==> design.v <==
`default_nettype none
module deserializer #(
    parameter ADDRW   = 24,
    parameter OPCODEW = 2
) (
    input  wire               clk,
    input  wire               rst_n,
    input  wire               spi_clk,
    input  wire               mosi,
    input  wire               cs_n,
    input  wire               aes_ready_in,
    input  wire               sha_ready_in,
    output reg                valid, 
    output reg  [OPCODEW-1:0] opcode,     
    output reg  [ADDRW-1:0]   key_addr,
    output reg  [ADDRW-1:0]   text_addr,
    output reg  [ADDRW-1:0]   dest_addr,
    output reg                valid_out
);
    localparam integer SHIFT_W = 1 + OPCODEW + (3 * ADDRW);
    localparam integer CW = $clog2(SHIFT_W + 1);
    localparam [CW-1:0] CNT_FULL = CW'(SHIFT_W) - 1;
    reg [1:0] r_clk;
    reg [1:0] r_cs_n;
    reg [1:0] r_mosi;    
    always @(posedge clk or negedge rst_n) begin
        if (!rst_n) begin        
            r_clk <= 2'b00;      
            r_cs_n <= 2'b11;     
            r_mosi <= 2'b00;
        end else begin
            r_clk <= {r_clk[0], spi_clk};
            r_cs_n <= {r_cs_n[0], cs_n};
            r_mosi <= {r_mosi[0], mosi};
        end
    end
    wire clk_posedge = (r_clk == 2'b01);   
    reg [CW-1:0] cnt;   
    reg [SHIFT_W-1:0] shift_reg;
    reg busy;   
    always @ (posedge clk or negedge rst_n) begin
        if (!rst_n) begin    
            cnt        <= {CW{1'b0}};
            shift_reg  <= {SHIFT_W{1'b0}};
            busy       <= 1'b0;
            valid      <= 1'b0;
            opcode     <= {OPCODEW{1'b0}};
            key_addr   <= {ADDRW{1'b0}};
            text_addr  <= {ADDRW{1'b0}};
            dest_addr  <= {ADDRW{1'b0}}; 
            valid_out  <= 1'b0;
        end else begin
            valid_out <= 1'b0;   
            if (~r_cs_n[1]) begin                      
                if (clk_posedge && !busy) begin
                    shift_reg <= {shift_reg[SHIFT_W-2:0], r_mosi[1]};
                    if (cnt == CNT_FULL) begin
                        busy <= 1'b1;                  
                        cnt  <= {CW{1'b0}};
                    end else begin
                        cnt <= cnt + 1'b1;             
                    end
                end
            end else begin
                if (!busy) begin
                    cnt       <= {CW{1'b0}};
                    shift_reg <= {SHIFT_W{1'b0}};
                end
            end
            if (shift_reg[3*ADDRW]) begin
                if (busy && sha_ready_in) begin
                    valid     <= shift_reg[SHIFT_W-1];
                    opcode    <= shift_reg[SHIFT_W-2 : 3*ADDRW];
                    key_addr  <= shift_reg[3*ADDRW-1 : 2*ADDRW]; 
                    text_addr <= shift_reg[2*ADDRW-1 : ADDRW];
                    dest_addr <= shift_reg[ADDRW-1 : 0];
                    valid_out <= 1'b1;   
                    busy      <= 1'b0;
                end
            end else begin
                if (busy && aes_ready_in) begin
                    valid     <= shift_reg[SHIFT_W-1];
                    opcode    <= shift_reg[SHIFT_W-2 : 3*ADDRW];
                    key_addr  <= shift_reg[3*ADDRW-1 : 2*ADDRW]; 
                    text_addr <= shift_reg[2*ADDRW-1 : ADDRW];
                    dest_addr <= shift_reg[ADDRW-1 : 0];
                    valid_out <= 1'b1;   
                    busy      <= 1'b0;
                end
            end
        end
    end
endmodule
module req_queue #(
    parameter ADDRW = 24,
    parameter OPCODEW = 2,
    parameter QDEPTH = 16
) (
    input wire clk,
    input wire rst_n,
    input wire valid_in,
    input wire ready_in_aes,
    input wire ready_in_sha,
    input wire [OPCODEW - 1:0] opcode,
    input wire [ADDRW - 1:0] key_addr,
    input wire [ADDRW - 1:0] text_addr,
    input wire [ADDRW - 1:0] dest_addr,
    output wire [3 * ADDRW + OPCODEW - 1:0] instr_aes,
    output wire valid_out_aes,
    output wire ready_out_aes,
    output wire [2 * ADDRW + OPCODEW - 1:0] instr_sha,
    output wire valid_out_sha,
    output wire ready_out_sha
);
    integer j, k;
    localparam integer SHA_INSTRW = 2 * ADDRW + OPCODEW;
    localparam integer AES_INSTRW = 3 * ADDRW + OPCODEW;
    localparam integer IDXW = (QDEPTH <= 1) ? 1 : $clog2(QDEPTH);
    localparam [IDXW - 1:0] LAST_IDX = IDXW'(QDEPTH - 1);
    reg [AES_INSTRW - 1:0] aesQueue [QDEPTH - 1:0];
    reg [IDXW - 1:0] aesReadIdx;
    reg [IDXW - 1:0] aesWriteIdx;
    reg aesFull;
    reg [SHA_INSTRW - 1:0] shaQueue [QDEPTH - 1:0];
    reg [IDXW - 1:0] shaReadIdx;
    reg [IDXW - 1:0] shaWriteIdx;
    reg shaFull;
    assign ready_out_aes = (aesReadIdx != aesWriteIdx || !aesFull) && rst_n;
    assign ready_out_sha = (shaReadIdx != shaWriteIdx || !shaFull) && rst_n;
    assign valid_out_aes = (aesReadIdx != aesWriteIdx || aesFull) && rst_n;
    assign valid_out_sha = (shaReadIdx != shaWriteIdx || shaFull) && rst_n;
    assign instr_aes = aesQueue[aesReadIdx];
    assign instr_sha = shaQueue[shaReadIdx];
    always @(posedge clk or negedge rst_n) begin 
        if (!rst_n) begin
            for (j = 0; j < QDEPTH; j = j + 1) aesQueue[j] <= {AES_INSTRW{1'b0}};
            aesReadIdx <= {IDXW{1'b0}};
            aesWriteIdx <= {IDXW{1'b0}};
            aesFull <= 0;
            for (k = 0; k < QDEPTH; k = k + 1) shaQueue[k] <= {SHA_INSTRW{1'b0}};
            shaReadIdx <= {IDXW{1'b0}};
            shaWriteIdx <= {IDXW{1'b0}};
            shaFull <= 0;
        end else begin
            if (valid_in) begin
                if (ready_out_aes) begin
                    if (opcode[0] == 0) begin
                        aesQueue[aesWriteIdx] <= {opcode, key_addr, text_addr, dest_addr};
                        if (aesWriteIdx == LAST_IDX) begin
                            if (aesReadIdx == {IDXW{1'b0}}) aesFull <= 1;
                            aesWriteIdx <= {IDXW{1'b0}};
                        end else begin
                            if (aesReadIdx == aesWriteIdx + 1) aesFull <= 1;
                            aesWriteIdx <= aesWriteIdx + 1;
                        end
                    end
                end
                if (ready_out_sha) begin
                    if (opcode[0] == 1) begin
                        shaQueue[shaWriteIdx] <= {opcode, text_addr, dest_addr};
                        if (shaWriteIdx == LAST_IDX) begin
                            if (shaReadIdx == {IDXW{1'b0}}) shaFull <= 1;
                            shaWriteIdx <= {IDXW{1'b0}};
                        end else begin
                            if (shaReadIdx == shaWriteIdx + 1) shaFull <= 1;
                            shaWriteIdx <= shaWriteIdx + 1;
                        end
                    end
                end
            end
            if (ready_in_aes && valid_out_aes) begin
                if (aesReadIdx == LAST_IDX) 
                    aesReadIdx <= {IDXW{1'b0}};
                else 
                    aesReadIdx <= aesReadIdx + 1;
                aesFull <= 0;
            end
            if (ready_in_sha && valid_out_sha) begin
                if (shaReadIdx == LAST_IDX) 
                    shaReadIdx <= {IDXW{1'b0}};
                else 
                    shaReadIdx <= shaReadIdx + 1;
                shaFull <= 0;
            end
        end
    end
endmodule
`default_nettype none
module aes_fsm #(
    parameter ADDRW = 24,
    parameter ACCEL_ID = 2'b10
)(
    input  wire              clk,
    input  wire              rst_n,
    input  wire              req_valid,
    input  wire [3*ADDRW+1:0] req_data,
    output reg               ready_req_out,      
    input wire               compq_ready_in,
    output reg [ADDRW-1:0]   compq_data_out,     
    output reg               valid_compq_out,    
    output reg               arb_req,
    input  wire              arb_grant,
    input  wire [2:0]        ack_in,
    output reg [ADDRW+7:0]   data_out
);
    localparam MEM_ID = 2'b00;
    localparam READY        = 4'b0000;
    localparam RDKEY        = 4'b0001;
    localparam WAIT_RDKEY   = 4'b0010;
    localparam RDTEXT       = 4'b0011;
    localparam WAIT_RDTXT   = 4'b0100;
    localparam HASHOP       = 4'b0101;
    localparam WAIT_HASHOP  = 4'b0110;
    localparam MEMWR        = 4'b0111;
    localparam WAIT_MEMWR   = 4'b1000;
    localparam COMPLETE     = 4'b1001;
    reg [3:0] state, next_state;
    reg [3*ADDRW+1:0] r_req_data;
    always @(posedge clk or negedge rst_n) begin
        if (!rst_n)
            state <= READY;
        else
            state <= next_state;
    end
    always @(*) begin
        next_state = state;
        case (state)
            READY: begin
                if (req_valid) next_state = RDKEY;
            end
            RDKEY: begin
                if (arb_grant) next_state = WAIT_RDKEY;
            end
            WAIT_RDKEY: begin
                if (ack_in == {1'b1, MEM_ID}) next_state = RDTEXT;
            end
            RDTEXT: begin
                if (arb_grant) next_state = WAIT_RDTXT;
            end
            WAIT_RDTXT: begin
                if (ack_in == {1'b1, MEM_ID}) next_state = HASHOP;
            end
            HASHOP: begin
                if (arb_grant) next_state = WAIT_HASHOP;
            end
            WAIT_HASHOP: begin
                if (ack_in == {1'b1, ACCEL_ID}) next_state = MEMWR;
            end
            MEMWR: begin
                if (arb_grant) next_state = WAIT_MEMWR;
            end
            WAIT_MEMWR: begin
                if (ack_in == {1'b1, MEM_ID}) next_state = COMPLETE;
            end
            COMPLETE: begin
                if (compq_ready_in) next_state = READY;
            end
            default: next_state = READY;
        endcase
    end
    always @(*) begin
        arb_req = 1'b0;
        ready_req_out = 1'b0;
        valid_compq_out = 1'b0;
        data_out = 'b0;
        compq_data_out = 'b0;
        case (state) 
            READY: begin
                ready_req_out = 1'b1;
            end
            RDKEY: begin
                arb_req = 1'b1;
                data_out = {r_req_data[3*ADDRW-1:2*ADDRW], 2'b00, ACCEL_ID, MEM_ID, 2'b00};
            end
            WAIT_RDKEY: begin
                data_out = {r_req_data[3*ADDRW-1:2*ADDRW], 2'b00, ACCEL_ID, MEM_ID, 2'b00};
            end
            RDTEXT: begin
                arb_req = 1'b1;
                data_out = {r_req_data[2*ADDRW-1:ADDRW], 2'b00, ACCEL_ID, MEM_ID, 2'b01};
            end
            WAIT_RDTXT: begin
                data_out = {r_req_data[2*ADDRW-1:ADDRW], 2'b00, ACCEL_ID, MEM_ID, 2'b01};
            end
            HASHOP: begin
                arb_req = 1'b1;
                data_out = {24'b0, r_req_data[3*ADDRW+1], 1'b0, ACCEL_ID, 4'b0011};
            end
            WAIT_HASHOP: begin
                data_out = {24'b0, r_req_data[3*ADDRW+1], 1'b0, ACCEL_ID, 4'b0011};
            end
            MEMWR: begin
                arb_req = 1'b1;
                data_out = {r_req_data[ADDRW-1:0], 2'b00, MEM_ID, ACCEL_ID, 2'b10};
            end
            WAIT_MEMWR: begin
                data_out = {r_req_data[ADDRW-1:0], 2'b00, MEM_ID, ACCEL_ID, 2'b10};
            end
            COMPLETE: begin
                compq_data_out = {r_req_data[ADDRW-1:0]};
                valid_compq_out = 1'b1;
            end
            default: begin
            end
        endcase
    end
    always @(posedge clk or negedge rst_n) begin
        if (!rst_n) begin
            r_req_data <= '0;
        end else if (req_valid && state == READY) begin
            r_req_data <= req_data;
        end
    end
endmodule
`default_nettype none
module sha_fsm #(
    parameter ADDRW = 24,
    parameter ACCEL_ID = 2'b01
)(
    input  wire              clk,
    input  wire              rst_n,
    input  wire              req_valid,
    input  wire [2*ADDRW+1:0] req_data,
    output reg               ready_req_out,      
    input wire               compq_ready_in,
    output reg [ADDRW-1:0]   compq_data_out,     
    output reg               valid_compq_out,    
    output reg               arb_req,
    input  wire              arb_grant,
    input  wire [2:0]        ack_in,
    output reg [ADDRW+7:0]   data_out
);
    localparam MEM_ID = 2'b00;
    localparam READY        = 4'b0000;
    localparam RDTEXT       = 4'b0001;
    localparam WAIT_RDTXT   = 4'b0010;
    localparam HASHOP       = 4'b0011;
    localparam WAIT_HASHOP  = 4'b0100;
    localparam MEMWR        = 4'b0101;
    localparam WAIT_MEMWR   = 4'b0110;
    localparam COMPLETE     = 4'b0111;
    reg [3:0] state, next_state;
    reg [2*ADDRW+1:0] r_req_data;
    always @(posedge clk or negedge rst_n) begin
        if (!rst_n)
            state <= READY;
        else
            state <= next_state;
    end
    always @(*) begin
        next_state = state;
        case (state)
            READY: begin
                if (req_valid) next_state = RDTEXT;
            end
            RDTEXT: begin
                if (arb_grant) next_state = WAIT_RDTXT;
            end
            WAIT_RDTXT: begin
                if (ack_in == {1'b1, MEM_ID}) next_state = HASHOP;
            end
            HASHOP: begin
                if (arb_grant) next_state = WAIT_HASHOP;
            end
            WAIT_HASHOP: begin
                if (ack_in == {1'b1, ACCEL_ID}) next_state = MEMWR;
            end
            MEMWR: begin
                if (arb_grant) next_state = WAIT_MEMWR;
            end
            WAIT_MEMWR: begin
                if (ack_in == {1'b1, MEM_ID}) next_state = COMPLETE;
            end
            COMPLETE: begin
                if (compq_ready_in) next_state = READY;
            end
            default: next_state = READY;
        endcase
    end
    always @(*) begin
        arb_req = 1'b0;
        ready_req_out = 1'b0;
        valid_compq_out = 1'b0;
        data_out = 'b0;
        compq_data_out = 'b0;
        case (state) 
            READY: begin
                ready_req_out = 1'b1;
            end
            RDTEXT: begin
                arb_req = 1'b1;
                data_out = {r_req_data[2*ADDRW-1:ADDRW], 2'b00, ACCEL_ID, MEM_ID, 2'b01};
            end
            WAIT_RDTXT: begin
                data_out = {r_req_data[2*ADDRW-1:ADDRW], 2'b00, ACCEL_ID, MEM_ID, 2'b01};
            end
            HASHOP: begin
                arb_req = 1'b1;
                data_out = {24'b0, r_req_data[2*ADDRW+1], 1'b0, ACCEL_ID, 4'b0011};
            end
            WAIT_HASHOP: begin
                data_out = {24'b0, r_req_data[2*ADDRW+1], 1'b0, ACCEL_ID, 4'b0011};
            end
            MEMWR: begin
                arb_req = 1'b1;
                data_out = {r_req_data[ADDRW-1:0], 2'b00, MEM_ID, ACCEL_ID, 2'b10};
            end
            WAIT_MEMWR: begin
                data_out = {r_req_data[ADDRW-1:0], 2'b00, MEM_ID, ACCEL_ID, 2'b10};
            end
            COMPLETE: begin
                compq_data_out = {r_req_data[ADDRW-1:0]};
                valid_compq_out = 1'b1;
            end
            default: begin
            end
        endcase
    end
    always @(posedge clk or negedge rst_n) begin
        if (!rst_n) begin
            r_req_data <= '0;
        end else if (req_valid && state == READY) begin
            r_req_data <= req_data;
        end
    end
endmodule
`default_nettype none
module bus_arbiter #(
    parameter ADDRW = 24
    ) (
    input wire clk,
    input wire rst_n,
    input wire sha_req,
    input wire aes_req,
    input wire [ADDRW+7:0] sha_data_in,
    input wire [ADDRW+7:0] aes_data_in,
    input wire bus_ready,
    output reg [7:0] data_out,
    output reg valid_out, 
    output wire aes_grant,
    output wire sha_grant,
    output wire [1:0] curr_mode_top,
    output wire [1:0] counter_top
);
localparam AES = 2'b01;
localparam SHA = 2'b10;
reg last_serviced;  
reg [1:0] curr_mode;  
reg [1:0] counter;
assign curr_mode_top = curr_mode;
assign counter_top = counter;
always @(*) begin
    if (counter == 2'b00) begin
        if (curr_mode == AES) begin
            data_out = aes_data_in[7:0];
            valid_out = 1'b1;
        end else if (curr_mode == SHA) begin
            data_out = sha_data_in[7:0];
            valid_out = 1'b1;
        end else begin
            data_out = 8'b0;  
            valid_out = 1'b0;
        end
    end else if (counter == 2'b01) begin
        if (curr_mode == AES) begin
            data_out = aes_data_in[15:8];
            valid_out = 1'b1;
        end else if (curr_mode == SHA) begin
            data_out = sha_data_in[15:8];
            valid_out = 1'b1;
        end else begin
            data_out = 8'b0;  
            valid_out = 1'b0;
        end
    end else if (counter == 2'b10) begin
        if (curr_mode == AES) begin
            data_out = aes_data_in[23:16];
            valid_out = 1'b1;
        end else if (curr_mode == SHA) begin
            data_out = sha_data_in[23:16];
            valid_out = 1'b1;
        end else begin
            data_out = 8'b0;  
            valid_out = 1'b0;
        end
    end else begin
        if (curr_mode == AES) begin
            data_out = aes_data_in[31:24];
            valid_out = 1'b1;
        end else if (curr_mode == SHA) begin
            data_out = sha_data_in[31:24];
            valid_out = 1'b1;
        end else begin
            data_out = 8'b0;  
            valid_out = 1'b0;
        end
    end
end
always @(posedge clk or negedge rst_n) begin
    if (!rst_n) begin
        last_serviced <= 1'b0;
        curr_mode <= 2'b00;
        counter <= 2'b00;
    end else begin
        if (curr_mode != 2'b00) begin
            if (bus_ready) counter <= counter + 1;
        end else begin
            if (sha_req && aes_req) begin 
                curr_mode <= last_serviced ? 2'b10 : 2'b01;
            end else if (aes_req) begin 
                curr_mode <= 2'b01;
            end else if (sha_req) begin
                curr_mode <= 2'b10;
            end else begin
                curr_mode <= 2'b00;
                counter <= 2'b00;
            end
        end
        if (counter == 2'b11 && bus_ready) begin
            if (curr_mode == AES) curr_mode <= (sha_req) ? SHA : 2'b00;
            else if (curr_mode == SHA) curr_mode <= (aes_req) ? AES : 2'b00;
        end
        if (curr_mode == AES) last_serviced <= 1'b1;
        else if (curr_mode == SHA) last_serviced <= 1'b0;
    end
end
assign aes_grant = (curr_mode == AES);
assign sha_grant = (curr_mode == SHA);
endmodule
module comp_queue #(
    parameter ADDRW  = 24,
    parameter QDEPTH = 32
)(
    input  wire clk,
    input  wire rst_n,
    input  wire                 valid_in_aes,
    input  wire                 valid_in_sha,
    input  wire [ADDRW-1:0]     dest_addr_aes,
    input  wire [ADDRW-1:0]     dest_addr_sha,
    output reg                  ready_out_aes,
    output reg                  ready_out_sha,
    output reg [ADDRW-1:0]      data_out,
    output reg                  valid_out,
    input  wire                 ready_in
);
    reg [ADDRW-1:0] mem [0:QDEPTH-1];
    localparam integer IDXW = (QDEPTH <= 1) ? 1 : $clog2(QDEPTH);
    localparam integer COUNTW = (QDEPTH <= 1) ? 1 : $clog2(QDEPTH + 1);
    localparam [IDXW-1:0] LAST_IDX = IDXW'(QDEPTH - 1);
    localparam [COUNTW-1:0] COUNT_MAX = QDEPTH;
    function [IDXW-1:0] increment_ptr;
        input [IDXW-1:0] val;
        increment_ptr = (val == LAST_IDX) ? {IDXW{1'b0}} : val + 1'b1;
    endfunction
    reg [IDXW-1:0] head, tail;
    reg [COUNTW-1:0] count;
    wire full  = (count == COUNT_MAX);
    wire empty = (count == {COUNTW{1'b0}});  
    reg rr_select;
    wire both_valid = valid_in_aes && valid_in_sha;
    wire aes_sel = (both_valid && !rr_select) || (valid_in_aes && !valid_in_sha);
    wire sha_sel = (both_valid && rr_select)  || (valid_in_sha && !valid_in_aes);
    wire enq_valid = (aes_sel && valid_in_aes) || (sha_sel && valid_in_sha);
    wire [ADDRW-1:0] enq_data =
        aes_sel ? dest_addr_aes :
        sha_sel ? dest_addr_sha :
        {ADDRW{1'b0}};
    wire enq_ready = !full;
    always @(*) begin
        ready_out_aes = !full && aes_sel;
        ready_out_sha = !full && sha_sel;
    end
    wire do_enq = enq_valid && enq_ready;
    wire do_deq = valid_out && ready_in;
    always @(posedge clk or negedge rst_n) begin
        if (!rst_n) begin
            head <= {IDXW{1'b0}};
            tail <= {IDXW{1'b0}};
            count <= {COUNTW{1'b0}};
            rr_select <= 0;
            valid_out <= 0;
            data_out <= 0;
        end else begin
            if (do_enq) begin
                mem[tail] <= enq_data;
                tail <= increment_ptr(tail);
            end
            if (both_valid)
                rr_select <= ~rr_select;
            if (!empty && !valid_out) begin
                data_out <= mem[head];
                valid_out <= 1;
            end
            if (do_deq) begin
                head <= increment_ptr(head);
                valid_out <= 0;
            end
            if (do_enq && do_deq)
                count <= count;
            else if (do_enq)
                count <= count + 1;
            else if (do_deq)
                count <= count - 1;
        end
    end
endmodule
module serializer #(
    parameter ADDRW = 24
) (
    input wire clk,
    input wire rst_n,       
    input wire n_cs,         
    input wire spi_clk,
    input wire valid_in,
    input wire [ADDRW-1:0]      addr,
    output reg  miso,
    output wire ready_out,
    output reg  err           
);
    localparam integer SHIFT_W  = ADDRW + 1;  
    localparam integer CW = (SHIFT_W <= 1) ? 1 : $clog2(SHIFT_W + 1);
    localparam [CW-1:0] CNT_INIT = CW'(SHIFT_W - 1);
    reg [CW-1:0] cnt;                                
    reg [SHIFT_W-1:0] PISOreg;                       
    reg [1:0] clkstat;                               
    wire negedgeSPI = (clkstat == 2'b10);            
    reg [1:0] sync_n_cs;                        
    reg [1:0] hist;                             
    reg valid_ncs;                              
    reg idle;                                   
    assign ready_out = idle && ~valid_ncs && negedgeSPI;
    always @(posedge clk or negedge rst_n) begin 
        if (!rst_n) begin
            clkstat <=0;
        end else begin
            clkstat <= {clkstat[0], spi_clk};
        end
    end
    always @(posedge clk or negedge rst_n) begin
        if (!rst_n) begin
            sync_n_cs <= 2'b11;                      
        end else begin
            sync_n_cs <= {sync_n_cs[0], n_cs};       
        end
    end
    always@(posedge clk or negedge rst_n) begin 
        if (!rst_n) begin  
            hist            <= 2'b11;
            valid_ncs       <= 1'b1;                       
        end else begin
            if (negedgeSPI) begin
                hist <= {hist[0], sync_n_cs[1]};           
                if (hist[1] == hist[0]) begin
                    valid_ncs <= hist[1]; 
                end
            end
        end
    end
    always @(posedge clk or negedge rst_n) begin
        if (!rst_n) begin 
            idle        <= 1;
            cnt         <= CNT_INIT;
            PISOreg     <= 0;
            miso        <= 1'b0;
            err         <= 1'b0;
        end
        else if (~valid_ncs) begin
            if (valid_in && idle && negedgeSPI) begin
                PISOreg     <= {1'b1 , addr};
                idle        <= 0;
                cnt         <= CNT_INIT;
                miso        <= 1'b1;
            end else if (negedgeSPI && !idle) begin
                miso        <= PISOreg[SHIFT_W-1];
                PISOreg     <= {PISOreg[SHIFT_W-2:0], 1'b0};
                if (cnt != 1) begin
                    cnt <= cnt - 1;
                end else begin 
                    idle <= 1;
                end
            end
        end else if (valid_ncs && !idle) begin  
            err         <= 1'b1;
            idle        <= 1;
            cnt         <= CNT_INIT;
            PISOreg     <= 0;
            miso        <= 1'b0;
        end else begin
            err <= 1'b0;
        end
    end
endmodule
`default_nettype none
module tt_um_control_top #(
  parameter ADDRW = 24,
  parameter OPCODEW = 2,
  parameter REQ_QDEPTH = 4,
  parameter COMP_QDEPTH = 4
  ) (
    input  wire       ena,       
    input  wire       clk,       
    input  wire       rst_n,     
    input  wire [7:0] ui_in, 
    output wire [7:0] uo_out, 
    input  wire [7:0] uio_in,     
    output wire [7:0] uio_out, 
    output wire [7:0] uio_oe      
);
  wire [7:0] in_bus = ui_in | uio_in;
  wire mosi = in_bus[0];
  wire spi_clk = in_bus[1];
  wire cs_n = in_bus[2];
  wire bus_ready = in_bus[3];
  wire [2:0] ack_in = in_bus[6:4];   
  wire miso;
  wire [7:0] data_bus_out;
  wire data_bus_valid;
  wire [7:0] out_bus;
  assign out_bus[0] = miso;
  assign out_bus[6:1] = data_bus_out[6:1];
  assign out_bus[7] = data_bus_valid;
  assign uio_out = out_bus;
  assign uo_out = out_bus;
  assign uio_oe = 8'b0 & {8{&{1'b0, ena, in_bus[7], data_bus_out[7], data_bus_out[0], 
                              valid, serializer_err, curr_mode_top, counter_top}}};
  localparam AES_INSTRW = 3*ADDRW + OPCODEW;
  localparam SHA_INSTRW = 2*ADDRW + OPCODEW;
  wire valid;
  wire [OPCODEW-1:0] opcode;
  wire [ADDRW-1:0] key_addr;
  wire [ADDRW-1:0] text_addr;
  wire [ADDRW-1:0] dest_addr;
  wire req_q_valid;
  deserializer #(.ADDRW(ADDRW), .OPCODEW(OPCODEW)) 
  deserializer_inst(.clk(clk), .rst_n(rst_n), .spi_clk(spi_clk), .mosi(mosi), .cs_n(cs_n), 
                    .aes_ready_in(aes_queue_ready), .sha_ready_in(sha_queue_ready), 
                    .valid(valid), .opcode(opcode), .key_addr(key_addr), .text_addr(text_addr), 
                    .dest_addr(dest_addr), .valid_out(req_q_valid));
  wire aes_fsm_ready, sha_fsm_ready;
  wire [AES_INSTRW-1:0] instr_aes;
  wire [SHA_INSTRW-1:0] instr_sha;
  wire valid_out_aes, valid_out_sha;
  wire aes_queue_ready, sha_queue_ready;
  req_queue #(.ADDRW(ADDRW), .OPCODEW(OPCODEW), .QDEPTH(REQ_QDEPTH)) 
  req_queue_inst(.clk(clk), .rst_n(rst_n), .valid_in(req_q_valid), .ready_in_aes(aes_fsm_ready), 
                 .ready_in_sha(sha_fsm_ready), .opcode(opcode), .key_addr(key_addr), .text_addr(text_addr), 
                 .dest_addr(dest_addr), .instr_aes(instr_aes), .valid_out_aes(valid_out_aes), 
                 .ready_out_aes(aes_queue_ready), .instr_sha(instr_sha), .valid_out_sha(valid_out_sha), 
                 .ready_out_sha(sha_queue_ready));
  wire compq_ready_aes, compq_ready_sha;
  wire [ADDRW-1:0] compq_aes_data, compq_sha_data;
  wire compq_aes_valid, compq_sha_valid;
  aes_fsm #(.ADDRW(ADDRW)) aes_fsm_inst (.clk(clk), .rst_n(rst_n), .req_valid(valid_out_aes), 
                                         .req_data(instr_aes), .ready_req_out(aes_fsm_ready), 
                                         .compq_ready_in(compq_ready_aes), .compq_data_out(compq_aes_data), 
                                         .valid_compq_out(compq_aes_valid), .arb_req(aes_arb_req), 
                                         .arb_grant(aes_arb_grant), .ack_in(ack_in), .data_out(aes_fsm_data));
  sha_fsm #(.ADDRW(ADDRW)) sha_fsm_inst (.clk(clk), .rst_n(rst_n), .req_valid(valid_out_sha), .req_data(instr_sha), 
                                         .ready_req_out(sha_fsm_ready), .compq_ready_in(compq_ready_sha), 
                                         .compq_data_out(compq_sha_data), .valid_compq_out(compq_sha_valid), 
                                         .arb_req(sha_arb_req), .arb_grant(sha_arb_grant), .ack_in(ack_in), 
                                         .data_out(sha_fsm_data));
  wire aes_arb_req, sha_arb_req;
  wire [ADDRW+7:0] aes_fsm_data, sha_fsm_data;
  wire aes_arb_grant, sha_arb_grant;
  wire [1:0] curr_mode_top;
  wire [1:0] counter_top;
  bus_arbiter #(.ADDRW(ADDRW)) 
  bus_arbiter_inst (.clk(clk), .rst_n(rst_n), .sha_req(sha_arb_req), .aes_req(aes_arb_req), .sha_data_in(sha_fsm_data), 
                    .aes_data_in(aes_fsm_data), .bus_ready(bus_ready), .data_out(data_bus_out), .valid_out(data_bus_valid), 
                    .aes_grant(aes_arb_grant), .sha_grant(sha_arb_grant), .curr_mode_top(curr_mode_top), .counter_top(counter_top));
  wire [ADDRW-1:0] compq_data;
  wire compq_valid_out;
  wire compq_ready_in;
  comp_queue #(.ADDRW(ADDRW), .QDEPTH(COMP_QDEPTH)) 
  comp_queue_inst (.clk(clk), .rst_n(rst_n), .valid_in_aes(compq_aes_valid), .valid_in_sha(compq_sha_valid), 
                   .dest_addr_aes(compq_aes_data), .dest_addr_sha(compq_sha_data), .ready_out_aes(compq_ready_aes), 
                   .ready_out_sha(compq_ready_sha), .data_out(compq_data), .valid_out(compq_valid_out), .ready_in(compq_ready_in));
  wire serializer_err;
  serializer #(.ADDRW(ADDRW)) 
  serializer_inst(.clk(clk), .rst_n(rst_n), .n_cs(cs_n), .spi_clk(spi_clk), .valid_in(compq_valid_out), .addr(compq_data), 
                  .miso(miso), .ready_out(compq_ready_in), .err(serializer_err));
endmodule
==> run.sh <==
#!/bin/bash
# the make line also repeats each setting of config.mk as NAME=value (left out here)
make -C /OpenROAD-flow-scripts/flow DESIGN_CONFIG=/design/flow/config.mk WORK_HOME=/design/flow/orfs CLKGATE_MAP_FILE= finish
==> config.mk <==
export PLATFORM = sky130hd
export DESIGN_NAME = tt_um_control_top
export DESIGN_NICKNAME = tt_um_control_top
export VERILOG_FILES = /design/flow/design.v
export SDC_FILE = /design/flow/constraint.sdc
export NUM_CORES = 4
export LEC_CHECK = 0
export ABC_AREA = 1
export CAP_MARGIN = 20
export CORE_ASPECT_RATIO = 0.9
export CORE_MARGIN = 2
export CORE_UTILIZATION = 72
export CTS_CLUSTER_DIAMETER = 397
export CTS_CLUSTER_SIZE = 14
export HOLD_SLACK_MARGIN = -0.1
export PLACE_DENSITY_LB_ADDON = 0.03
export SETUP_SLACK_MARGIN = 0.84
export SLEW_MARGIN = 20
==> constraint.sdc <==
create_clock -name core_clock -period 3.26 [get_ports {clk}]
set_input_delay 0.6520 -clock core_clock [delete_from_list [all_inputs] [get_ports {clk}]]
set_output_delay 0.6520 -clock core_clock [all_outputs]
set_load 0.01 [all_outputs]
==> results of run 1 <==
==> what timing repair did <==
action,CTS,global route
endpoints found under the setup margin,14,81
gates resized,113,36
pin swaps,9,16
setup buffers,6,8
hold buffers,1,0
hold endpoints to repair,5,0
==> layer usage <==
layer,global-route usage (%),vias up
met1,55.6,14600
met2,59.8,1627
met3,8.53,197
met5,0,-
li1,-,13800
met4,10.8,0
==> area by class of cell <==
class                   count  area, um^2
flip-flops and latches    856       21900
inverters                 438        1650
diodes                      2        5.00
clock inverters             7         103
well taps                 688         861
fillers                  3452       10800
repair buffers            147        1520
multi-input cells        2722       12800
clock buffers              91        1870
==> per-stage QoR <==
| stage | worst slack (ps) | std cells | total power [uW] | utilization [%] |
|---|---|---|---|---|
| after floorplan | 926 | 4333 | 18900 | - |
| after global placement | 226 | 4836 | 21900 | 74.4 |
| after detailed placement | 242 | 4836 | 22100 | 74.4 |
| after CTS | 390 | 4941 | 30200 | 78.6 |
| after global routing | 275 | 4949 | 32100 | 79.0 |
| final | 363 | 4951 | 30600 | 79.0 |
==> qor.csv, run 1 <==
metric;value;unit
status;no timing/DRC/antenna violations;
crit_fanout;4;
worst_setup_path_end_kind;output pin;
clkPwrFrac;25.7;%
fin_crit;2900;ps
wl_per_cell;20.4;um
switching_share;35.8;%
ff2ff_path_depth;7;
required;2610;ps
criticalPathCategory;reg -> out;
flop_cell;dfrtp_1;
gr-total-overflow;0;
syn-instance-count;4326;
cap_viol_max_count;0;
first_iter_violations;3708;
placed_cell_area;38400;um^2
ys_seq_share;58.4;%
simple_gate_area_share;16.4;%
dr.max_layer_used;met4;
ys_ff;856;
fin_hold_ws;172;ps
max-vdd-ir-drop;0.936;mV
switchingPower;10900;uW
fin_tns_setup;0;ps
async_reset_ff_share;88.8;%
dr_wl_met3;11000;um
drv_slew;0;
top_area_share;50.1;%
startpoint_type;flip-flop;
ctsHtreeMaxLevel;3;
rr_startpoint;req_queue_inst.aesReadIdx[1];
cts_buffers;71;
period_used_share;88.9;%
cts.sinks;856;
synthAoiAreaFrac;15.5;%
area_leaders;dfrtp_1, nand2_1, o21ai_0, edfxtp_1, inv_1;
coreArea;51600;um^2
cp_top_family;buffers and inverters;
p_seq;13400;uW
mux_share;0;%
chipHeight;221;um
grt_pass1_wl;160000;um
edf_count;96;
rows;79;
seq_power_share;44.0;%
dr_wl_met2;46700;um
ys_types;37;
clock_path_buffers;3;
area_delta_synth_final;8.70;%
rsz0062_at_grt;yes;
p_comb;9260;uW
r2r_slack;950;ps
wl_met1;41300;um
warnings;71;
design_area;40800;um^2
fin_skew;25.8;ps
cp-endpoint;uo_out[2];
max_stage_delay;420;ps
io_buffers;31;
gp_congestion;0.925;
clock_latency;640;ps
max_freq;345;MHz
clk-power;7860;uW
grt_pass1_vias;28500;
tightest_slew;939;ps
core_util_floorplan;72.7;%
grt_max_degree;149;
p_int;19600;uW
cp-startpoint;bus_arbiter_inst.curr_mode[1];
syn_area_per_cell;8.67;um^2
yosys-top-cells-count;nand2_1, dfrtp_1, o21ai_0;
cts-root-buf;clkbuf_16;
ys_warn_count;10;
xor_area_share;0.234;%
chip_area;53900;um^2
critical_path_depth;12;
pwr-share-comb;30.3;%
dr.pass1.iters;6;
dp_hpwl;62300;um
hold_path.class;in -> async;
timing.rr.end;req_queue_inst.aesQueue[2][52];
yosysTopAreaCell;dfrtp_1;
syn-cell-area;37500;um^2
pwr_density_cell;750;nW/um^2
max-slew-margin-rel;36.7;%
drc;0;
crit_arrival;2250;ps
slowest_stage;dfrtp_1;
antenna_found_initial;1;
synth.logic.top_family;simple AND/OR/NAND/NOR gates;
maxPowerGroup;registers;
setup_viol;0;
path_clk_slew;80;ps
crit_chain;inv_2 -> ha_4 -> buf_6 -> nand2_2 -> o21ai_2 -> nor2_4 -> buf_6 -> nand2_2 -> inv_2 -> nand2_2 -> nand2_4 -> buf_6;
hold_viol;0;
synth-adder-area-share;1.22;%
path_buffers;5;
ios;43;
avgViaCountPerCell;6.11;
drt_wl_total;101000;um
ys_cells;4326;
synth.most_common_cell;nand2_1;
leakagePower;0.0196;uW
layout.nets;4291;
cts_tree;built;
ys_area;37500;um^2
antenna_left;0;
vias;30200;
grt_usage;38.5;%
die_w;245;um
==> run 2, diff against run 1 <==
ABC_AREA = 0   (was 1)
CAP_MARGIN = 25   (was 20)
CORE_ASPECT_RATIO = 0.52   (was 0.9)
CORE_MARGIN = 3   (was 2)
CORE_UTILIZATION = 40   (was 72)
CTS_CLUSTER_DIAMETER = unset   (was 397)
CTS_CLUSTER_SIZE = 95   (was 14)
GPL_TIMING_DRIVEN = 0   (was unset)
HOLD_SLACK_MARGIN = unset   (was -0.1)
MIN_ROUTING_LAYER = met2   (was unset)
PLACE_DENSITY = 0.65   (was unset)
PLACE_DENSITY_LB_ADDON = unset   (was 0.03)
SETUP_SLACK_MARGIN = 0.3   (was 0.84)
clock period = 5.14 ns   (was 3.26 ns; I/O delays follow)
==> run 2 against run 1 <==
Against the previous run: synthesized area down 4.4%; synthesized cell count down 36%; clock skew up 22 ps; cell count down 15%; combinational power down 54%; largest power group unchanged; highest routed layer is now met5.
==> qor.csv, run 2 <==
metric;value;unit
gr-total-overflow;0;
crit_chain;or2_2 -> clkbuf_1 -> clkbuf_1 -> a22oi_1 -> o22a_1 -> o211ai_1 -> o2bb2ai_1 -> buf_4 -> clkdlybuf4s50_1;
syn-instance-count;2784;
die_w;421;um
core_util_floorplan;40.7;%
cap_viol_max_count;0;
p_int;11400;uW
path_clk_slew;80;ps
maxPowerGroup;registers;
leakagePower;0.0187;uW
area_leaders;dfrtp_1, mux2_2, edfxtp_1, mux2_1, a222oi_1;
status;no timing/DRC/antenna violations;
io_buffers;31;
synth-adder-area-share;1.28;%
syn-cell-area;35900;um^2
p_comb;4300;uW
tightest_slew;1050;ps
crit_top_cell;clkbuf_1;
max_freq;213;MHz
pre_cts_slack;138;ps
clk-power;5770;uW
yosys-top-cells-count;dfrtp_1, mux2_2, nand2_1;
ys_warn_count;10;
antenna_left;0;
timing.rr.end;sha_fsm_inst.r_req_data[44];
criticalPathCategory;reg -> out;
syn_area_per_cell;12.9;um^2
clkPwrFrac;32.6;%
flop_cell;dfrtp_1;
critical_path_depth;9;
dp_hpwl;70000;um
cts.sinks;856;
setup_ws;452;ps
grt_usage;34.0;%
pwr_density_cell;438;nW/um^2
vias;31900;
clock_latency;710;ps
rows;78;
r2r_slack;1750;ps
period_used_share;91.2;%
drt_wl_total;106000;um
cts_buffers;71;
avgViaCountPerCell;7.62;
ctsHtreeMaxLevel;3;
path_buffers;4;
max-vdd-ir-drop;0.244;mV
crit_arrival;3660;ps
simple_gate_area_share;5.76;%
mux_share;15.7;%
switching_share;35.7;%
wl_per_cell;25.3;um
ctsHoldBuffers;0;
required;4110;ps
clock_path_buffers;3;
synthAoiAreaFrac;12.2;%
gp_congestion;1.06;
edf_count;96;
synth.most_common_cell;dfrtp_1;
cp_top_family;buffers and inverters;
area_delta_synth_final;12.6;%
setup_viol;0;
antenna_found_initial;0;
ios;43;
ys_area;35900;um^2
hold_path.class;in -> async;
cp-startpoint;sha_fsm_inst.state[4];
layout.nets;2961;
ff2ff_path_depth;7;
p_seq;7610;uW
max-slew-margin-rel;30.3;%
ys_types;63;
first_iter_violations;4692;
slowest_stage;clkdlybuf4s50_1;
grt_pass1_vias;37100;
cts-root-buf;clkbuf_16;
fin_tns_setup;0;ps
rsz0062_at_grt;no;
warnings;55;
ys_seq_share;61.1;%
fin_crit;4690;ps
dr.pass1.iters;10;
fin_skew;47.9;ps
drv_slew;0;
xor_area_share;0.366;%
switchingPower;6300;uW
synth.logic.top_family;multiplexers;
ys_ff;856;
cts_tree;built;
top_area_share;52.3;%
grt_max_degree;99;
hold_viol;0;
worst_setup_path_end_kind;output pin;
chipHeight;222;um
drc;0;
fill_cells;7977;
rr_startpoint;req_queue_inst.shaReadIdx[0];
seq_power_share;43.0;%
ys_cells;2784;
pwr-share-comb;24.3;%
startpoint_type;flip-flop;
grt_pass1_wl;161000;um
async_reset_ff_share;88.8;%
cp-endpoint;uo_out[4];
crit_fanout;10;
yosysTopAreaCell;dfrtp_1;
max_stage_delay;530;ps
chip_area;93500;um^2
coreArea;88000;um^2
-- run 2: metal layers --
metal / GRT usage, % / vias to the layer above / share of wire [%]
met1: - / 11400 / 0
met2: 33.8 / 9374 / 43
li1: - / 10300 / -
met5: 17.3 / - / 1.9
met4: 6.41 / 59 / 6.1
met3: 53.3 / 754 / 49
-- run 2: layout make-up --
type                    instances  area (um^2)  area share (%)
flip-flops and latches        856        21900            54.3
inverters                      39          146           0.363
repair buffers                 42          569            1.41
clock buffers                 101         2030            5.03
well taps                    1200         1500            3.72
diodes                         24         60.1           0.149
plain buffers                 222         1160            2.88
clock inverters                27          300           0.744
multi-input cells            1674        12700            31.4
-- run 2: what timing repair did --
action,4_1_cts,5_1_grt
setup endpoints to repair,0,7
setup buffers,0,0
resized,0,1
-- run 2: per-stage QoR --
| stage | hold slack, ps | instance area [um^2] | utilization [%] | power (uW) | std cells |
|---|---|---|---|---|---|
| floorplan | 331 | 35900 | - | 9940 | 2791 |
| global placement | 335 | 37700 | 42.8 | 11600 | 4022 |
| CTS | 350 | 40300 | 45.8 | 17200 | 4160 |
| global route | 365 | 40300 | 45.8 | 18300 | 4161 |
| detailed placement | 345 | 38000 | 43.1 | 11600 | 4032 |
| finish | 315 | 40400 | 45.9 | 17700 | 4185 |
==> run 3, diff against run 2 <==
ABC_AREA = 1   (was 0)
CAP_MARGIN = 20   (was 25)
CORE_ASPECT_RATIO = unset   (was 0.52)
CORE_MARGIN = 2   (was 3)
CORE_UTILIZATION = 72   (was 40)
CTS_CLUSTER_DIAMETER = 279   (was unset)
CTS_CLUSTER_SIZE = 10   (was 95)
GPL_TIMING_DRIVEN = unset   (was 0)
MIN_ROUTING_LAYER = unset   (was met2)
PLACE_DENSITY = unset   (was 0.65)
SETUP_SLACK_MARGIN = 0.88   (was 0.3)
clock period = 3.27 ns   (was 5.14 ns; I/O delays follow)
==> run 3 against run 2 <==
Against the previous run: sequential share of layout area is 1.9 points lower; sequential cell count stayed put; combinational power is 120% higher; synthesized area is 4.6% higher; critical path type unchanged; critical endpoint is now uio_out[1]; largest cell class unchanged.
==> qor.csv, run 3 <==
metric;value;unit
syn-cell-area;37500;um^2
area_delta_synth_final;11.6;%
ys_seq_share;58.4;%
worst_setup_path_end_kind;output pin;
syn-instance-count;4326;
hold_path.class;reg -> reg;
hold_start;deserializer_inst.r_mosi[0];
gr-total-overflow;0;
ctsHtreeMaxLevel;3;
clk-power;9550;uW
io_buffers;31;
grt_pass1_vias;28800;
avgViaCountPerCell;6.01;
fin_crit;2920;ps
switchingPower;11200;uW
r2r_slack;890;ps
rsz0062_at_grt;yes;
required;2620;ps
leakagePower;0.0201;uW
cts.sinks;856;
synth-adder-area-share;1.22;%
post-route-util;81.4;%
dp_hpwl;61000;um
syn_area_per_cell;8.67;um^2
ys_types;37;
tightest_slew;915;ps
chipHeight;232;um
crit_chain;inv_2 -> ha_4 -> inv_6 -> nand2_2 -> o21ai_2 -> nor2_2 -> buf_6 -> nand2_2 -> inv_2 -> nand2_2 -> nand2_4 -> buf_6;
pwr-share-comb;28.9;%
antenna_left;0;
xor_area_share;0.234;%
grt_usage;37.5;%
wl_per_cell;19.8;um
yosysTopAreaCell;dfrtp_1;
mux_share;0;%
cts_buffers;95;
synth.logic.top_family;simple AND/OR/NAND/NOR gates;
crit_top_cell;nand2_2;
antenna_found_initial;1;
p_comb;9350;uW
drt_wl_total;99100;um
gp_congestion;0.916;
die_w;232;um
first_iter_violations;3469;
max_freq;343;MHz
startpoint_type;flip-flop;
status;no timing/DRC/antenna violations;
synth.most_common_cell;nand2_1;
ys_cells;4326;
hold_path_depth;0;
whs_endpoint;deserializer_inst.r_mosi[1];
async_reset_ff_share;88.8;%
rr_startpoint;req_queue_inst.aesReadIdx[0];
criticalPathCategory;reg -> out;
design_area;41800;um^2
grt_pass1_wl;157000;um
cp-startpoint;bus_arbiter_inst.curr_mode[0];
timing.rr.end;aes_fsm_inst.r_req_data[67];
chip_area;53900;um^2
max-slew-margin-rel;39.0;%
coreArea;51400;um^2
clock_latency;670;ps
p_seq;13400;uW
synthAoiAreaFrac;15.5;%
ys_warn_count;10;
layout.nets;4342;
ios;43;
ff2ff_path_depth;7;
path_clk_slew;50;ps
ys_ff;856;
yosys-top-cells-count;nand2_1, dfrtp_1, o21ai_0;
drc;0;
cp-endpoint;uio_out[1];
max-vdd-ir-drop;0.544;mV
seq_power_share;41.5;%
maxPowerGroup;registers;
max_stage_delay;440;ps
path_buffers;5;
rows;83;
cp_top_family;buffers and inverters;
edf_count;96;
area_leaders;dfrtp_1, nand2_1, o21ai_0, edfxtp_1, inv_1;
switching_share;34.5;%
core_util_floorplan;72.9;%
setup_viol;0;
placed_cell_area;38300;um^2
pwr_density_cell;773;nW/um^2
slowest_stage;dfrtp_2;
top_area_share;50.1;%
cap_viol_max_count;0;
cts-root-buf;clkbuf_16;
flop_cell;dfrtp_1;
period_used_share;89.2;%
fin_tns_setup;0;ps
critical_path_depth;12;
clock_path_buffers;3;
crit_fanout;5;
antenna_cells;0;
vias;30100;
grt_max_degree;142;
simple_gate_area_share;16.4;%
hold_viol;0;
dr.pass1.iters;9;
crit_arrival;2260;ps
cts_tree;built;
drv_slew;0;
clkPwrFrac;29.5;%
p_int;21200;uW
warnings;68;
fin_skew;24.1;ps
ys_area;37500;um^2
## run 3: cell type report
cell class                      instances  area (um^2)
Multi-Input combinational cell       2724        12900
Sequential cell                       856        21900
Clock inverter                          7          113
Inverter                              438         1660
Timing Repair Buffer                  172         1820
Clock buffer                          139         2560
Tap cell                              680          851
Fill cell                            3308         9570
## run 3: metrics by stage
| stage | power (uW) | instances | setup WS (ps) | hold slack, ps |
|---|---|---|---|---|
| after floorplan | 18800 | 4333 | 934 | 331 |
| after CTS | 31900 | 4990 | 412 | 348 |
| after detailed placement | 21800 | 4822 | 301 | 336 |
| final | 32300 | 5016 | 353 | 348 |
| after global routing | 33900 | 5016 | 291 | 353 |
| after global placement | 21500 | 4822 | 298 | 332 |
## run 3: metal layers
| metal | vias to the layer above | part of all wire, % | track usage, % |
|---|---|---|---|
| met1 | 14600 | 40 | 52.1 |
| met3 | 244 | 8.8 | 6.78 |
| met5 | - | 0.013 | 0 |
| li1 | 13900 | - | - |
| met2 | 1402 | 47 | 59.0 |
| met4 | 2 | 3.8 | 15.5 |
## run 3: what timing repair did
item,in CTS,in global routing
hold buffers,1,0
resized,138,42
endpoints found under the hold margin,1,0
pin swaps,25,27
endpoints found under the setup margin,128,234
cloned,2,2
setup buffers,19,24
==> run 4, diff against run 3 <==
CTS_CLUSTER_DIAMETER = 223   (was 279)
CTS_CLUSTER_SIZE = 15   (was 10)
GPL_ROUTABILITY_DRIVEN = 0   (was unset)
HOLD_SLACK_MARGIN = 0.3   (was unset)
PLACE_DENSITY = 0.36   (was unset)
SETUP_SLACK_MARGIN = 0.89   (was 0.88)
SLEW_MARGIN = 40   (was 20)
clock period = 3.26 ns   (was 3.27 ns; I/O delays follow)
==> run 4 against run 3 <==
Against the previous run: worst hold slack improved by 6.5 ps; highest routed layer unchanged; clock power shrank about 20%; utilization decreased by 2.0 points; critical path type unchanged; routed wire length fell by 0.44%; register-to-register slack gained 30 ps; power shrank 6.5%; sequential share of layout area grew 1.3 points; setup slack got worse by 22 ps; final area decreased by 2.5%; sequential power hardly changed.
==> qor.csv, run 4 <==
metric;value;unit
status;no timing/DRC/antenna violations;
finalNonFillerCells;4954;
cts_tree;built;
ys_area;37500;um^2
switchingPower;10800;uW
fin_tns_setup;0;ps
dp_hpwl;59500;um
crit_top_cell;nand2_1;
drt_wl_total;98700;um
ys_cells;4326;
rows;83;
grt_max_degree;138;
dr_wl_met2;45600;um
dr.pass1.iters;8;
first_iter_violations;3414;
p_comb;9210;uW
syn-instance-count;4326;
dr.max_layer_used;met5;
area_delta_synth_final;8.80;%
flop_cell;dfrtp_1;
ys_ff;856;
synthAoiAreaFrac;15.5;%
cp-endpoint;uio_out[5];
ff2ff_path_depth;9;
chip_area;53900;um^2
hold_start;deserializer_inst.r_mosi[0];
path_buffers;6;
gr-total-overflow;0;
antenna_cells;0;
whs_endpoint;deserializer_inst.r_mosi[1];
rsz0062_at_grt;yes;
ios;43;
startpoint_type;flip-flop;
fin_hold_ws;354;ps
max-vdd-ir-drop;0.559;mV
io_buffers;31;
grt_usage;37.1;%
maxPowerGroup;registers;
worst_setup_path_end_kind;output pin;
crit_fanout;6;
synth-adder-area-share;1.22;%
yosys-top-cells-count;nand2_1, dfrtp_1, o21ai_0;
coreArea;51400;um^2
die_w;232;um
seq_power_share;44.4;%
fin_crit;2930;ps
chipHeight;232;um
max_freq;341;MHz
tightest_slew;882;ps
clock_path_buffers;3;
cts_buffers;67;
xor_area_share;0.234;%
yosysTopAreaCell;dfrtp_1;
clkPwrFrac;25.1;%
cts-root-buf;clkbuf_16;
ys_types;37;
setup_viol;0;
grt_pass1_vias;28800;
hold_path.class;reg -> reg;
warnings;69;
synth.logic.top_family;simple AND/OR/NAND/NOR gates;
drc;0;
cp-startpoint;bus_arbiter_inst.curr_mode[1];
avgViaCountPerCell;6.05;
ctsHtreeMaxLevel;3;
pwr-share-comb;30.4;%
post-route-util;79.4;%
required;2610;ps
fin_skew;30.0;ps
pre_cts_slack;344;ps
layout.nets;4295;
path_clk_slew;70;ps
dp.cells;4804;
wl_per_cell;19.9;um
ys_warn_count;10;
top_area_share;50.1;%
period_used_share;89.9;%
async_reset_ff_share;88.8;%
rr_startpoint;req_queue_inst.shaReadIdx[1];
crit_arrival;2280;ps
pwr_density_cell;741;nW/um^2
syn-cell-area;37500;um^2
critical_path_depth;14;
mux_share;0;%
grt_pass1_wl;156000;um
area_leaders;dfrtp_1, nand2_1, o21ai_0, edfxtp_1, inv_1;
timing.rr.end;req_queue_inst.shaQueue[1][43];
setup_ws;331;ps
p_int;19500;uW
synth.most_common_cell;nand2_1;
edf_count;96;
simple_gate_area_share;16.4;%
max-slew-margin-rel;40.7;%
cap_viol_max_count;0;
criticalPathCategory;reg -> out;
antenna_left;0;
antenna_found_initial;3;
slowest_stage;dfrtp_1;
clk-power;7600;uW
hold_path_depth;0;
syn_area_per_cell;8.67;um^2
drv_slew;0;
cts.sinks;856;
core_util_floorplan;72.9;%
crit_chain;inv_2 -> ha_4 -> inv_6 -> buf_8 -> buf_12 -> a21oi_2 -> nand2_1 -> nand2_1 -> nand2_1 -> nand2_1 -> inv_1 -> nand2_1 -> nand2_2 -> buf_6;
hold_viol;0;
wl_met1;39700;um
leakagePower;0.0196;uW
cp_top_family;buffers and inverters;
r2r_slack;920;ps
switching_share;35.6;%
ys_seq_share;58.4;%
p_seq;13400;uW
dr_wl_met3;9560;um
max_stage_delay;390;ps
vias;30000;
clock_latency;630;ps
-- run 4: through the flow --
step | power, uW | cell area [um^2]
6_report | 30200 | 40800
5_1_grt | 31800 | 40800
4_1_cts | 29800 | 40500
3_5_place_dp | 21800 | 38200
3_3_place_gp | 21500 | 38200
2_1_floorplan | 18900 | 37500
-- run 4: layout make-up --
type | instances | area [um^2]
Clock buffer | 96 | 1810
Clock inverter | 7 | 76.3
Fill cell | 3472 | 10600
Inverter | 438 | 1650
Multi-Input combinational cell | 2725 | 12900
Sequential cell | 856 | 21900
Tap cell | 680 | 851
Timing Repair Buffer | 152 | 1630
-- run 4: what timing repair did --
action,4_1_cts,5_1_grt
resized,123,42
hold buffers,7,1
gates cloned,1,4
buffers inserted,17,16
setup endpoints to repair,145,361
hold endpoints to repair,133,10
pin swaps,15,17
-- run 4: metal layers --
metal	up-vias	GRT usage (%)
met3	273	7.50
met5	-	0
met2	1503	57.6
met4	4	12.9
li1	13800	-
met1	14400	52.8
==> run 5, diff against run 4 <==
CAP_MARGIN = 40   (was 20)
CTS_CLUSTER_DIAMETER = 30   (was 223)
GPL_ROUTABILITY_DRIVEN = unset   (was 0)
PLACE_DENSITY = unset   (was 0.36)
PLACE_DENSITY_LB_ADDON = 0.04   (was unset)
SLEW_MARGIN = 20   (was 40)
==> run 5 against run 4 <==
Against the previous run: via count grew 5.5%; setup slack lost 26 ps; global-route usage grew 3.1 points; synthesized area is the same; non-clock buffer count grew 1; synthesized cell count is the same; critical path depth shrank 2; clock-buffer cell count grew 91; utilization grew 6.2 points; routed wire length grew 7.7%; critical endpoint is now uo_out[5]; largest power group is now clock; highest routed layer unchanged.
==> qor.csv, run 5 <==
metric;value;unit
status;no timing/DRC/antenna violations;
clkPwrFrac;40.6;%
ys_seq_share;58.4;%
grt_pass1_vias;31500;
async_reset_ff_share;88.8;%
simple_gate_area_share;16.4;%
period_used_share;90.6;%
max-vdd-ir-drop;0.644;mV
cts_buffers;146;
cap_viol_max_count;0;
synth-adder-area-share;1.22;%
cp-startpoint;bus_arbiter_inst.curr_mode[1];
startpoint_type;flip-flop;
synth.logic.top_family;simple AND/OR/NAND/NOR gates;
clock_path_buffers;3;
maxPowerGroup;clock;
layout.nets;4372;
switching_share;32.6;%
crit_chain;inv_2 -> ha_4 -> buf_8 -> nand2_2 -> o21ai_1 -> nor2_1 -> buf_4 -> nand2_1 -> inv_1 -> nand2_1 -> nand2_2 -> buf_6;
warnings;66;
edf_count;96;
rows;83;
syn-instance-count;4326;
slowest_stage;dfrtp_1;
grt_pass1_wl;168000;um
leakagePower;0.0212;uW
flop_cell;dfrtp_1;
hold_path_depth;0;
mux_share;0;%
xor_area_share;0.234;%
hold_viol;0;
fill_cells;2704;
pwr_density_cell;873;nW/um^2
whs_endpoint;deserializer_inst.r_cs_n[1];
rsz0062_at_grt;yes;
fin_crit;2950;ps
dr.pass1.iters;7;
ctsHtreeMaxLevel;4;
criticalPathCategory;reg -> out;
pwr-share-comb;24.0;%
gr-total-overflow;0;
hold_start;deserializer_inst.r_cs_n[0];
regArea;21900;um^2
seq_power_share;35.4;%
avgViaCountPerCell;6.18;
yosysTopAreaCell;dfrtp_1;
path_buffers;5;
grt_max_degree;130;
drc;0;
ys_area;37500;um^2
setup_viol;0;
gp_congestion;0.910;
cts-root-buf;clkbuf_16;
ff2ff_path_depth;8;
path_clk_slew;50;ps
critical_path_depth;12;
clock_latency;740;ps
max_freq;338;MHz
worst_setup_path_end_kind;output pin;
die_w;232;um
p_int;25900;uW
crit_fanout;6;
antenna_found_initial;1;
io_buffers;31;
chip_area;53900;um^2
tightest_slew;858;ps
fin_total_pwr;38400;uW
ys_cells;4326;
dp.cells;4818;
ys_warn_count;10;
chipHeight;232;um
hold_path.class;reg -> reg;
wl_per_cell;20.8;um
clk-power;15600;uW
syn-cell-area;37500;um^2
ios;43;
drv_slew;0;
core_util_floorplan;72.9;%
vias;31600;
r2r_slack;1010;ps
synth.most_common_cell;nand2_1;
fin_tns_setup;0;ps
area_leaders;dfrtp_1, nand2_1, o21ai_0, edfxtp_1, inv_1;
syn_area_per_cell;8.67;um^2
first_iter_violations;3854;
cts.sinks;856;
drt_wl_total;106000;um
required;2610;ps
cp_top_family;buffers and inverters;
ys_types;37;
coreArea;51400;um^2
finalNonFillerCells;5116;
area_delta_synth_final;17.3;%
timing.rr.end;req_queue_inst.aesQueue[0][28];
rr_startpoint;req_queue_inst.aesReadIdx[0];
ys_ff;856;
max_stage_delay;390;ps
p_comb;9230;uW
comb_area;12900;um^2
crit_arrival;2300;ps
grt_usage;40.2;%
antenna_cells;0;
yosys-top-cells-count;nand2_1, dfrtp_1, o21ai_0;
antenna_left;0;
cts_tree;built;
synthAoiAreaFrac;15.5;%
top_area_share;50.1;%
fin_skew;32.6;ps
cp-endpoint;uo_out[5];
switchingPower;12500;uW
p_seq;13600;uW
max-slew-margin-rel;42.2;%
dp_hpwl;60700;um
[run 5: timing repair]
item / in CTS / in global routing
resized: 124 / 33
gates cloned: 0 / 1
pin swaps: 25 / 23
endpoints found under the setup margin: 86 / 165
buffers inserted: 20 / 5
hold endpoints to repair: 161 / 0
hold buffers: 1 / 0
[run 5: stage by stage]
stage | setup WS (ps) | cell area, um^2 | hold WS, ps | util (%)
global placement | 326 | 38300 | 334 | 74.4
finish | 305 | 44000 | 355 | 85.6
floorplan | 926 | 37500 | 331 | -
global route | 220 | 44000 | 357 | 85.6
CTS | 319 | 43700 | 356 | 85.1
detailed placement | 298 | 38300 | 349 | 74.5
[run 5: cell type report]
cell class	count	area share, %
Clock buffer	187	9.32
Timing Repair Buffer	153	3.71
Clock inverter	80	2.21
Sequential cell	856	49.8
Tap cell	680	1.93
Multi-Input combinational cell	2722	29.3
Inverter	438	3.77
[run 5: routing by layer]
metal | global-route usage (%) | vias to the layer above | wire (um)
li1 | - | 14000 | -
met4 | 20.2 | 2 | 4650
met2 | 63.7 | 1892 | 50900
met3 | 9.25 | 381 | 10800
met5 | 0 | - | 9
met1 | 52.7 | 15300 | 39900
==> run 6, diff against run 5 <==
ABC_AREA = unset   (was 1)
CAP_MARGIN = 20   (was 40)
CORE_UTILIZATION = 70   (was 72)
CTS_CLUSTER_DIAMETER = unset   (was 30)
CTS_CLUSTER_SIZE = 49   (was 15)
HOLD_SLACK_MARGIN = unset   (was 0.3)
PLACE_DENSITY_LB_ADDON = unset   (was 0.04)
SETUP_SLACK_MARGIN = 1.14   (was 0.89)
clock period = 4.31 ns   (was 3.26 ns; I/O delays follow)
==> run 6 against run 5 <==
Against the previous run: still clean; register-to-register slack improved by 200 ps; final area decreased by 9.7%; clock power decreased by 53%; cell count decreased by 31%; first-iteration DRC count decreased by 34%; setup slack improved by 640 ps; combinational power decreased by 47%; critical path depth decreased by 5; clock-buffer cell count decreased by 63; non-clock buffer count decreased by 40; clock skew decreased by 8.6 ps; largest cell class unchanged; largest power group is now registers.
==> qor.csv, run 6 <==
metric;value;unit
drv_slew;0;
fin_tns_setup;0;ps
chipHeight;230;um
max-vdd-ir-drop;0.429;mV
crit_chain;or2_4 -> buf_4 -> a222oi_1 -> mux2_4 -> o211ai_1 -> o2bb2ai_2 -> buf_2;
cts-root-buf;clkbuf_16;
ff2ff_path_depth;5;
clock_latency;650;ps
ys_ff;856;
flop_cell;dfrtp_1;
coreArea;50400;um^2
cts_tree;built;
r2r_slack;1210;ps
drc;0;
clock_path_buffers;3;
timing.rr.end;deserializer_inst.text_addr[5];
async_reset_ff_share;88.8;%
max_stage_delay;440;ps
warnings;66;
vias;23600;
grt_pass1_vias;24300;
criticalPathCategory;reg -> out;
gr-total-overflow;0;
edf_count;96;
antenna_found_initial;0;
ys_warn_count;10;
ios;43;
gp_congestion;0.907;
ys_cells;2784;
seq_power_share;42.7;%
dp_hpwl;53400;um
fin_total_pwr;21300;uW
rr_startpoint;req_queue_inst.shaReadIdx[0];
p_int;14500;uW
ctsHoldBuffers;0;
crit_fanout;5;
hold_viol;0;
chip_area;53000;um^2
pwr-share-comb;23.0;%
cp-startpoint;aes_fsm_inst.state[3];
setup_viol;0;
cap_viol_max_count;0;
syn-cell-area;35900;um^2
synth.most_common_cell;dfrtp_1;
crit_arrival;2510;ps
area_leaders;dfrtp_1, mux2_2, edfxtp_1, mux2_1, a222oi_1;
synth-adder-area-share;1.28;%
mux_share;15.7;%
dr.pass1.iters;8;
fill_cells;2967;
die_w;230;um
leakagePower;0.0187;uW
ys_types;63;
pwr_density_cell;537;nW/um^2
path_buffers;2;
ys_seq_share;61.1;%
grt_pass1_wl;141000;um
tightest_slew;1220;ps
max_freq;297;MHz
yosys-top-cells-count;dfrtp_1, mux2_2, nand2_1;
startpoint_type;flip-flop;
cp-endpoint;uo_out[1];
p_comb;4900;uW
io_buffers;31;
required;3450;ps
yosysTopAreaCell;dfrtp_1;
ctsHtreeMaxLevel;3;
xor_area_share;0.366;%
rows;82;
grt_max_degree;179;
layout.nets;2828;
top_area_share;52.3;%
critical_path_depth;7;
syn_area_per_cell;12.9;um^2
antenna_cells;0;
rsz0062_at_grt;yes;
area_delta_synth_final;10.8;%
drt_wl_total;89900;um
wl_per_cell;25.6;um
cts.sinks;856;
period_used_share;78.2;%
hold_path.class;in -> async;
simple_gate_area_share;5.76;%
syn-instance-count;2784;
switchingPower;6850;uW
slowest_stage;dfrtp_2;
path_clk_slew;60;ps
fin_skew;24.0;ps
maxPowerGroup;registers;
avgViaCountPerCell;6.72;
antenna_left;0;
cts_buffers;85;
grt_usage;34.9;%
max-slew-margin-rel;18.7;%
clkPwrFrac;34.4;%
p_seq;9110;uW
cp_top_family;AND-OR/OR-AND gates;
status;no timing/DRC/antenna violations;
synth.logic.top_family;multiplexers;
ys_area;35900;um^2
first_iter_violations;2530;
switching_share;32.1;%
core_util_floorplan;71.2;%
synthAoiAreaFrac;12.2;%
worst_setup_path_end_kind;output pin;
fin_crit;3370;ps
clk-power;7340;uW
## run 6: area by class of cell
| type | count | area, um^2 | share of cell area (%) |
|---|---|---|---|
| Sequential cell | 856 | 21900 | 55.2 |
| Multi-Input combinational cell | 1678 | 12900 | 32.5 |
| Clock buffer | 124 | 2500 | 6.29 |
| Timing Repair Buffer | 113 | 1130 | 2.84 |
| Tap cell | 672 | 841 | 2.12 |
| Clock inverter | 32 | 289 | 0.727 |
| Inverter | 39 | 150 | 0.378 |
## run 6: repair_timing
| action | 4_1_cts | 5_1_grt |
|---|---|---|
| setup endpoints to repair | 12 | 12 |
| gates cloned | 4 | 0 |
| pin swaps | 19 | 1 |
| gates resized | 95 | 2 |
| setup buffers | 35 | 1 |
## run 6: per-layer routing
layer	GRT usage [%]	vias up	share of wire, %
met3	6.32	209	7.2
li1	-	10100	-
met2	57.3	960	49
met1	47.2	12300	40
met5	0	-	0
met4	13.2	0	3.7
## run 6: stage by stage
step,cells,utilization [%],hold WS (ps),area [um^2],worst slack (ps)
after floorplan,2791,-,331,35900,1510
after global placement,3318,72.5,336,36500,688
after detailed placement,3318,72.5,350,36500,671
after CTS,3513,78.8,84.1,39700,924
after global routing,3514,78.9,97.0,39700,841
final,3514,78.9,103,39700,941
==> run 7, diff against run 6 <==
CELL_PAD_IN_SITES_DETAIL_PLACEMENT = 1   (was unset)
CORE_UTILIZATION = 40   (was 70)
CTS_CLUSTER_SIZE = 98   (was 49)
HOLD_SLACK_MARGIN = 0.19   (was unset)
SETUP_SLACK_MARGIN = unset   (was 1.14)
TNS_END_PERCENT = 15   (was unset)
clock period = 10.0 ns   (was 4.31 ns; I/O delays follow)
==> run 7 against run 6 <==
Against the previous run: combinational power down 61%; sequential share of layout area down 0.14 points; cell count up 13%; sequential power down 57%; worst hold slack better by 240 ps; power down 57%; sequential cell count unchanged; setup slack better by 3300 ps; critical path type unchanged; critical endpoint unchanged.
==> qor.csv, run 7 <==
metric;value;unit
grt_usage;21.1;%
ys_types;63;
ys_cells;2784;
switchingPower;2960;uW
p_seq;3910;uW
cp-endpoint;uo_out[1];
clkPwrFrac;36.2;%
criticalPathCategory;reg -> out;
grt_pass1_vias;25300;
path_buffers;3;
ys_ff;856;
path_clk_slew;60;ps
first_iter_violations;2113;
simple_gate_area_share;5.76;%
switching_share;32.4;%
vias;23200;
antenna_cells;0;
xor_area_share;0.366;%
gr-total-overflow;0;
synth.logic.top_family;multiplexers;
cts-root-buf;clkbuf_16;
yosysTopAreaCell;dfrtp_1;
syn-instance-count;2784;
seq_power_share;43.0;%
area_delta_synth_final;11.1;%
rows;109;
synthAoiAreaFrac;12.2;%
ys_seq_share;61.1;%
antenna_found_initial;0;
pwr_density_cell;229;nW/um^2
cap_viol_max_count;0;
r2r_slack;6910;ps
ctsHoldBuffers;0;
cp_top_family;buffers and inverters;
postCtsSetupRepairBufs;0;
flop_cell;dfrtp_1;
cts.sinks;856;
io_buffers;31;
syn-cell-area;35900;um^2
mux_share;15.7;%
ys_area;35900;um^2
crit_chain;inv_1 -> ha_1 -> inv_1 -> a21o_1 -> o211ai_1 -> o211ai_1 -> o2bb2ai_1 -> clkdlybuf4s50_1;
ios;43;
fin_tns_setup;0;ps
dp.cells;3800;
post_cts_resized;0;
ys_warn_count;10;
coreArea;88600;um^2
rr_startpoint;req_queue_inst.aesReadIdx[0];
critical_path_depth;8;
p_comb;1900;uW
area_leaders;dfrtp_1, mux2_2, edfxtp_1, mux2_1, a222oi_1;
async_reset_ff_share;88.8;%
setup_viol;0;
clk-power;3300;uW
crit_arrival;3790;ps
cts_tree;built;
whs_endpoint;deserializer_inst.r_mosi[1];
avgViaCountPerCell;5.84;
required;8000;ps
status;no timing/DRC/antenna violations;
fin_crit;5790;ps
cts_buffers;89;
chipHeight;303;um
max_freq;173;MHz
timing.rr.end;req_queue_inst.aesQueue[3][34];
grt_max_degree;182;
core_util_floorplan;40.4;%
period_used_share;57.9;%
tightest_slew;1170;ps
worst_setup_path_end_kind;output pin;
wl_per_cell;24.0;um
leakagePower;0.0184;uW
ff2ff_path_depth;6;
max-vdd-ir-drop;0.199;mV
gp_congestion;0.880;
clock_path_buffers;3;
startpoint_type;flip-flop;
pwr-share-comb;20.9;%
fin_skew;23.1;ps
crit_fanout;24;
slowest_stage;ha_1;
yosys-top-cells-count;dfrtp_1, mux2_2, nand2_1;
hold_path.class;reg -> reg;
rsz0062_at_grt;no;
drt_wl_total;95200;um
drv_slew;0;
drc;0;
hold_viol;0;
synth-adder-area-share;1.28;%
chip_area;92000;um^2
finalNonFillerCells;3964;
p_int;6160;uW
synth.most_common_cell;dfrtp_1;
antenna_left;0;
max_stage_delay;760;ps
maxPowerGroup;registers;
grt_pass1_wl;151000;um
die_w;303;um
dr.pass1.iters;7;
hold_start;deserializer_inst.r_mosi[0];
hold_path_depth;0;
ctsHtreeMaxLevel;3;
dp_hpwl;54200;um
top_area_share;52.3;%
edf_count;96;
clock_latency;650;ps
warnings;58;
max-slew-margin-rel;22.0;%
cp-startpoint;bus_arbiter_inst.curr_mode[1];
layout.nets;2782;
syn_area_per_cell;12.9;um^2
-- run 7: per-layer routing --
metal | global-route usage, % | up-vias | wire length (um)
li1 | - | 10100 | -
met1 | 28.2 | 12300 | 40900
met2 | 35.5 | 606 | 46800
met3 | 2.76 | 182 | 4630
met5 | 0 | - | 0
met4 | 6.85 | 0 | 2850
-- run 7: metrics by stage --
stage	area [um^2]	hold slack, ps	worst slack [ps]	util, %	power [uW]
after floorplan	35900	331	6060	-	5110
after global placement	36900	340	4760	41.6	5770
after detailed placement	36900	336	4600	41.6	5860
after CTS	39800	349	4250	44.9	9180
after global routing	39800	355	4080	44.9	9500
final	39800	347	4210	44.9	9110
-- run 7: layout make-up --
cell class	count	area (um^2)
clock buffer	137	2670
clock inverter	26	249
fill	9068	48800
inverter	39	146
multi-input combinational	1674	12800
sequential	856	21900
tap	1165	1460
timing repair buffer	67	631
Power figures rest on the tool's default switching activity, not on a simulated workload.
